## cordic
module cordic (clk, rst, s, angle, done, sine, cosine);
    input                   clk, rst, s;
    input   signed  [31:0]  angle;
    output  reg             done;
    output  signed  [31:0]  sine, cosine;
    reg              [1:0]  y, yn;
    wire                    z;
    wire             [3:0]  cntr_val0;
    wire    signed  [31:0]  atan [0:15];
    reg                     reg_ld_angle, reg_ld_sine, reg_ld_cosine, cntr_ld0, cntr_en0;
    wire    signed  [31:0]  reg_ld_val_angle, reg_ld_val_sine, reg_ld_val_cosine;
    wire    signed  [31:0]  reg_val_angle, reg_val_sine, reg_val_cosine, bshft_val_cosine, bshft_val_sine;
    assign atan[0]  = 450_000_000;
    assign atan[1]  = 265_650_512;
    assign atan[2]  = 140_362_435;
    assign atan[3]  = 071_250_163;
    assign atan[4]  = 035_763_344;
    assign atan[5]  = 017_899_106;
    assign atan[6]  = 008_951_737;
    assign atan[7]  = 004_476_142;
    assign atan[8]  = 002_381_050;
    assign atan[9]  = 001_119_057;
    assign atan[10] = 000_559_529;
    assign atan[11] = 000_279_765;
    assign atan[12] = 000_139_882;
    assign atan[13] = 000_069_941;
    assign atan[14] = 000_034_971;
    assign atan[15] = 000_017_485;
    always @(posedge clk, posedge rst) begin
        if (rst) begin
            y <= 0;
        end else begin
            y <= yn;
        end
    end
    always @(y, s, z) begin
        case (y)
            0: begin
                if (~s) begin
                    yn <= 0;
                end else begin
  ...
Size in the first run: ~2,700 cells after synthesis, about 100 flip-flops, roughly 19,000 sq um of cells after synthesis.
clock: 4.01 ns
lec_check: 0
cap_margin: 20
cell_pad_in_sites_detail_placement: 1
cell_pad_in_sites_global_placement: 1
core_aspect_ratio: 0.58
core_margin: 9
core_utilization: 20
cts_cluster_size: 21
gpl_routability_driven: 0
hold_slack_margin: 0.15
min_routing_layer: met2
setup_slack_margin: 0.7
slew_margin: 10
run.sh (not shown) runs the stock make flow with config.mk's settings and CLKGATE_MAP_FILE=.
The baseline stopped in global routing with GRT-0116.
Then changed:
==> flow/config.mk (replaced) <==
export PLATFORM = sky130hd
export DESIGN_NAME = cordic
export DESIGN_NICKNAME = cordic
export VERILOG_FILES = /design/flow/design.v
export SDC_FILE = /design/flow/constraint.sdc
export NUM_CORES = 4
export LEC_CHECK = 0
export CAP_MARGIN = 20
export CORE_MARGIN = 2
export CORE_UTILIZATION = 40
export SETUP_SLACK_MARGIN = 0.3
export SLEW_MARGIN = 20
==> flow/constraint.sdc (replaced) <==
create_clock -name core_clock -period 7.5 [get_ports {clk}]
set_input_delay 1.5000 -clock core_clock [delete_from_list [all_inputs] [get_ports {clk}]]
set_output_delay 1.5000 -clock core_clock [all_outputs]
set_load 0.01 [all_outputs]
After rerunning: The new run finished clean. Area after synthesis is unchanged. Die area drops by 54%. Synthesized cell count is unchanged.
Then changed:
--- a/flow/config.mk
+++ b/flow/config.mk
@@ -6,7 +6,14 @@
 export NUM_CORES = 4
 export LEC_CHECK = 0
-export CAP_MARGIN = 20
+export CAP_MARGIN = 5
+export CELL_PAD_IN_SITES_DETAIL_PLACEMENT = 2
+export CORE_ASPECT_RATIO = 1.08
 export CORE_MARGIN = 2
-export CORE_UTILIZATION = 40
-export SETUP_SLACK_MARGIN = 0.3
+export CORE_UTILIZATION = 69
+export CTS_CLUSTER_DIAMETER = 136
+export CTS_CLUSTER_SIZE = 63
+export GPL_TIMING_DRIVEN = 0
+export MAX_ROUTING_LAYER = met4
+export MIN_ROUTING_LAYER = met2
+export SETUP_SLACK_MARGIN = -0.65
 export SLEW_MARGIN = 20
Outcome: The changed run failed in detailed placement. Die area goes down by well over a third. Area after synthesis is unchanged. Synthesized cell count does not change.

========
red:
The RTL this note starts from:
==> flow/design.v <==
`timescale 1ns / 1ps
module counter #(size = 8) (clk, rst, ld, ld_val, en, up, val);
    input                 clk, rst, ld, en, up;
    input      [size-1:0] ld_val;
    output reg [size-1:0] val;
    always @(posedge clk, posedge rst) begin
        if (rst) begin
            val <= 0;
        end else if (ld) begin
            val <= ld_val;
        end else if (en) begin
            val <= (up) ? val+1 : val-1;
        end
    end
endmodule
module barrelshift #(size = 8) (barrel_in, barrel, right, barrel_out);
    input      signed [size-1:0] barrel_in;
    input                  [3:0] barrel;
    input                        right;
    output reg signed [size-1:0] barrel_out;
    always @(barrel_in, barrel, right) begin
        barrel_out = barrel_in;
        if (barrel == 1) begin
            barrel_out = (right) ? barrel_in >>> 1 : barrel_in <<< 1;
        end else if (barrel == 2) begin
            barrel_out = (right) ? barrel_in >>> 2 : barrel_in <<< 2;
        end else if (barrel == 3) begin
            barrel_out = (right) ? barrel_in >>> 3 : barrel_in <<< 3;
        end else if (barrel == 4) begin
            barrel_out = (right) ? barrel_in >>> 4 : barrel_in <<< 4;
        end else if (barrel == 5) begin
            barrel_out = (right) ? barrel_in >>> 5 : barrel_in <<< 5;
        end else if (barrel == 6) begin
            barrel_out = (right) ? barrel_in >>> 6 : barrel_in <<< 6;
        end else if (barrel == 7) begin
            barrel_out = (right) ? barrel_in >>> 7 : barrel_in <<< 7;
        end else if (barrel == 8) begin
            barrel_out = (right) ? barrel_in >>> 8 : barrel_in <<< 8;
        end else if (barrel == 9) begin
            barrel_out = (right) ? barrel_in >>> 9 : barrel_in <<< 9;
        end else if (barrel == 10) begin
            barrel_out = (right) ? barrel_in >>> 10 : barrel_in <<< 10;
        end else if (barrel == 11) begin
            barrel_out = (right) ? barrel_in >>> 11 : barrel_in <<< 11;
        end else if (barrel == 12) begin
            barrel_out = (right) ? barrel_in >>> 12 : barrel_in <<< 12;
        end else if (barrel == 13) begin
            barrel_out = (right) ? barrel_in >>> 13 : barrel_in <<< 13;
        end else if (barrel == 14) begin
            barrel_out = (right) ? barrel_in >>> 14 : barrel_in <<< 14;
        end else if (barrel == 15) begin
            barrel_out = (right) ? barrel_in >>> 15 : barrel_in <<< 15;
        end
    end
endmodule
module register #(size = 8) (clk, rst, ld, ld_val, val);
    input clk, rst, ld;
    input      signed [size-1:0] ld_val;
    output reg signed [size-1:0] val;
    always @(posedge clk, posedge rst) begin
        if (rst) begin
            val <= 0;
        end else if (ld) begin
            val <= ld_val;
        end
    end
endmodule
module cordic (clk, rst, s, angle, done, sine, cosine);
    input                   clk, rst, s;
    input   signed  [31:0]  angle;
    output  reg             done;
    output  signed  [31:0]  sine, cosine;
    reg              [1:0]  y, yn;
    wire                    z;
    wire             [3:0]  cntr_val0;
    wire    signed  [31:0]  atan [0:15];
    reg                     reg_ld_angle, reg_ld_sine, reg_ld_cosine, cntr_ld0, cntr_en0;
    wire    signed  [31:0]  reg_ld_val_angle, reg_ld_val_sine, reg_ld_val_cosine;
    wire    signed  [31:0]  reg_val_angle, reg_val_sine, reg_val_cosine, bshft_val_cosine, bshft_val_sine;
    assign atan[0]  = 450_000_000;
    assign atan[1]  = 265_650_512;
    assign atan[2]  = 140_362_435;
    assign atan[3]  = 071_250_163;
    assign atan[4]  = 035_763_344;
    assign atan[5]  = 017_899_106;
    assign atan[6]  = 008_951_737;
    assign atan[7]  = 004_476_142;
    assign atan[8]  = 002_381_050;
    assign atan[9]  = 001_119_057;
    assign atan[10] = 000_559_529;
    assign atan[11] = 000_279_765;
    assign atan[12] = 000_139_882;
    assign atan[13] = 000_069_941;
    assign atan[14] = 000_034_971;
    assign atan[15] = 000_017_485;
    always @(posedge clk, posedge rst) begin
        if (rst) begin
            y <= 0;
        end else begin
            y <= yn;
        end
    end
    always @(y, s, z) begin
        case (y)
            0: begin
                if (~s) begin
                    yn <= 0;
                end else begin
                    yn <= 1;
                end
            end
            1: begin
                if (~z) begin
                    yn <= 1;
                end else begin
                    yn <= 2;
                end
            end
            2: begin
                if (s) begin
                    yn <= 2;
                end else begin
                    yn <= 0;
                end
            end
            default: yn <= 2'bxx;
        endcase
    end
    always @(y, s) begin
        reg_ld_angle = 0; reg_ld_sine = 0; reg_ld_cosine = 0; cntr_ld0 = 0; cntr_en0 = 0; done = 0;
        case (y)
            0: begin
                reg_ld_angle = 1; cntr_ld0 = 1;
                if (s) begin
                    reg_ld_sine = 1; reg_ld_cosine = 1;
                end
            end
            1: begin
                reg_ld_angle = 1; reg_ld_sine = 1; reg_ld_cosine = 1; cntr_en0 = 1;
            end
            2: begin
                done = 1;
            end
        endcase
    end
    assign reg_ld_val_angle = (y == 0) ? angle : (reg_val_angle >= 000_000_000) ? 
        reg_val_angle - atan[cntr_val0] : reg_val_angle + atan[cntr_val0];
    assign reg_ld_val_cosine = (y == 0) ? 006_073_000 : (reg_val_angle >= 000_000_000) ?
        reg_val_cosine - bshft_val_sine : reg_val_cosine + bshft_val_sine;
    assign reg_ld_val_sine = (y == 0) ? 000_000_000 : (reg_val_angle >= 000_000_000) ?
        reg_val_sine + bshft_val_cosine : reg_val_sine - bshft_val_cosine;
    assign z = (cntr_val0 == 15);
    counter   #(4) c0 (clk, rst, cntr_ld0, 0, cntr_en0, 1, cntr_val0);
    register #(32) r_angle (clk, rst, reg_ld_angle, reg_ld_val_angle, reg_val_angle);
    register #(32) r_cosine (clk, rst, reg_ld_cosine, reg_ld_val_cosine, reg_val_cosine);
    register #(32) r_sine (clk, rst, reg_ld_sine, reg_ld_val_sine, reg_val_sine);
    barrelshift #(32) b_cosine (reg_val_cosine, cntr_val0, 1, bshft_val_cosine);
    barrelshift #(32) b_sine (reg_val_sine, cntr_val0, 1, bshft_val_sine);
    assign sine = reg_val_sine;
    assign cosine = reg_val_cosine;
endmodule
clock: 5.3 ns
lec_check: 0
abc_area: 1
cap_margin: 20
cell_pad_in_sites_global_placement: 0
core_aspect_ratio: 0.5
core_margin: 2
core_utilization: 62
cts_cluster_diameter: 218
cts_cluster_size: 98
gpl_routability_driven: 1
max_routing_layer: met5
place_density: 0.39
setup_slack_margin: -0.53
slew_margin: 20
tns_end_percent: 30
red finished all stages; layout check result: FAIL, due to setup timing.
The inputs of blue differ from those of red as listed below.
==> flow/config.mk <==
export PLATFORM = sky130hd
export DESIGN_NAME = cordic
export DESIGN_NICKNAME = cordic
export VERILOG_FILES = /design/flow/design.v
export SDC_FILE = /design/flow/constraint.sdc
export NUM_CORES = 4
export LEC_CHECK = 0
export ABC_AREA = 0
export CAP_MARGIN = 20
export CELL_PAD_IN_SITES_GLOBAL_PLACEMENT = 0
export CORE_MARGIN = 2
export CORE_UTILIZATION = 43
export GPL_ROUTABILITY_DRIVEN = 1
export HOLD_SLACK_MARGIN = 0.29
export MAX_ROUTING_LAYER = met5
export SETUP_SLACK_MARGIN = 0.5
export SLEW_MARGIN = 20
Findings:
| blue | all stages done | FAIL | setup timing |
Global-route track usage on met3 was lower in the run labelled blue.
The count of cells resized by post-cts repair of blue exceeds that of red by 213.
In blue the layout buffer count excluding clock buffers turned out about 260% higher than in red.
Compared with red, blue shows a total number of nets in the final design that is 0.67% lower.
Comparing the two runs side by side, blue comes out behind red on total number of vias.
Per the comparison of blue with red, logic depth of the worst setup path including buffers went down by 19%; number of buffers inserted to repair setup after CTS went up by 75; post-place instance area went up by about 23%.
> inputs changed (blue -> green)
diff --git a/flow/config.mk b/flow/config.mk
--- a/flow/config.mk
+++ b/flow/config.mk
@@ -10,8 +10,10 @@
 export CELL_PAD_IN_SITES_GLOBAL_PLACEMENT = 0
 export CORE_MARGIN = 2
-export CORE_UTILIZATION = 43
+export CORE_UTILIZATION = 72
+export CTS_CLUSTER_SIZE = 76
 export GPL_ROUTABILITY_DRIVEN = 1
-export HOLD_SLACK_MARGIN = 0.29
+export HOLD_SLACK_MARGIN = 0.11
 export MAX_ROUTING_LAYER = met5
-export SETUP_SLACK_MARGIN = 0.5
+export PLACE_DENSITY_LB_ADDON = 0.24
+export SETUP_SLACK_MARGIN = 1.51
 export SLEW_MARGIN = 20
## What came out
- Taking blue as the reference, in green die area went down about 40%; number of core rows moved down.
- blue -> green: placer's final routability congestion estimate increased by more than 10%
- green never completed, since it errored out during clock tree synthesis.
- Diff blue -> green: instance tally after logic synthesis roughly the same; initial core utilization higher; die height lower.
- Sort blue and green by horizontal die dimension asc -> top: green
- Between blue and green, final HPWL from detailed placement decreased.
- Between blue and green, the flow reports area of the core decreasing by more than a quarter.
The following lists how orange was set up differently from green:
==> flow/config.mk <==
export PLATFORM = sky130hd
export DESIGN_NAME = cordic
export DESIGN_NICKNAME = cordic
export VERILOG_FILES = /design/flow/design.v
export SDC_FILE = /design/flow/constraint.sdc
export NUM_CORES = 4
export LEC_CHECK = 0
export CAP_MARGIN = 20
export CORE_MARGIN = 2
export CORE_UTILIZATION = 46
export SETUP_SLACK_MARGIN = 0.3
export SLEW_MARGIN = 20
==> flow/constraint.sdc <==
create_clock -name core_clock -period 6.38 [get_ports {clk}]
set_input_delay 1.2760 -clock core_clock [delete_from_list [all_inputs] [get_ports {clk}]]
set_output_delay 1.2760 -clock core_clock [all_outputs]
set_load 0.01 [all_outputs]
### Flow results
orange: no failed stages, no open violations at the end
orange: initial core utilization is 27 points lower than what green reported.
Per the comparison of orange with green, number of distinct standard cells referenced by the synthesized netlist shows no meaningful change; post-synthesis instance area shows no meaningful change; die area shows an increase of 15000 um^2; standard cell area after detailed placement shows a reduction of 8.2%; sequential share of the synthesized area shows no meaningful change.
From green to orange, fraction of synthesized cell area in xor and xnor cells did not move at all.
Going from green to orange, half-perimeter wire length of the detailed placement result shrank by a few percent.
Side by side, total number of placement rows turned out higher in orange than in green.
Going from green to orange, height of the die grows by 41 um.
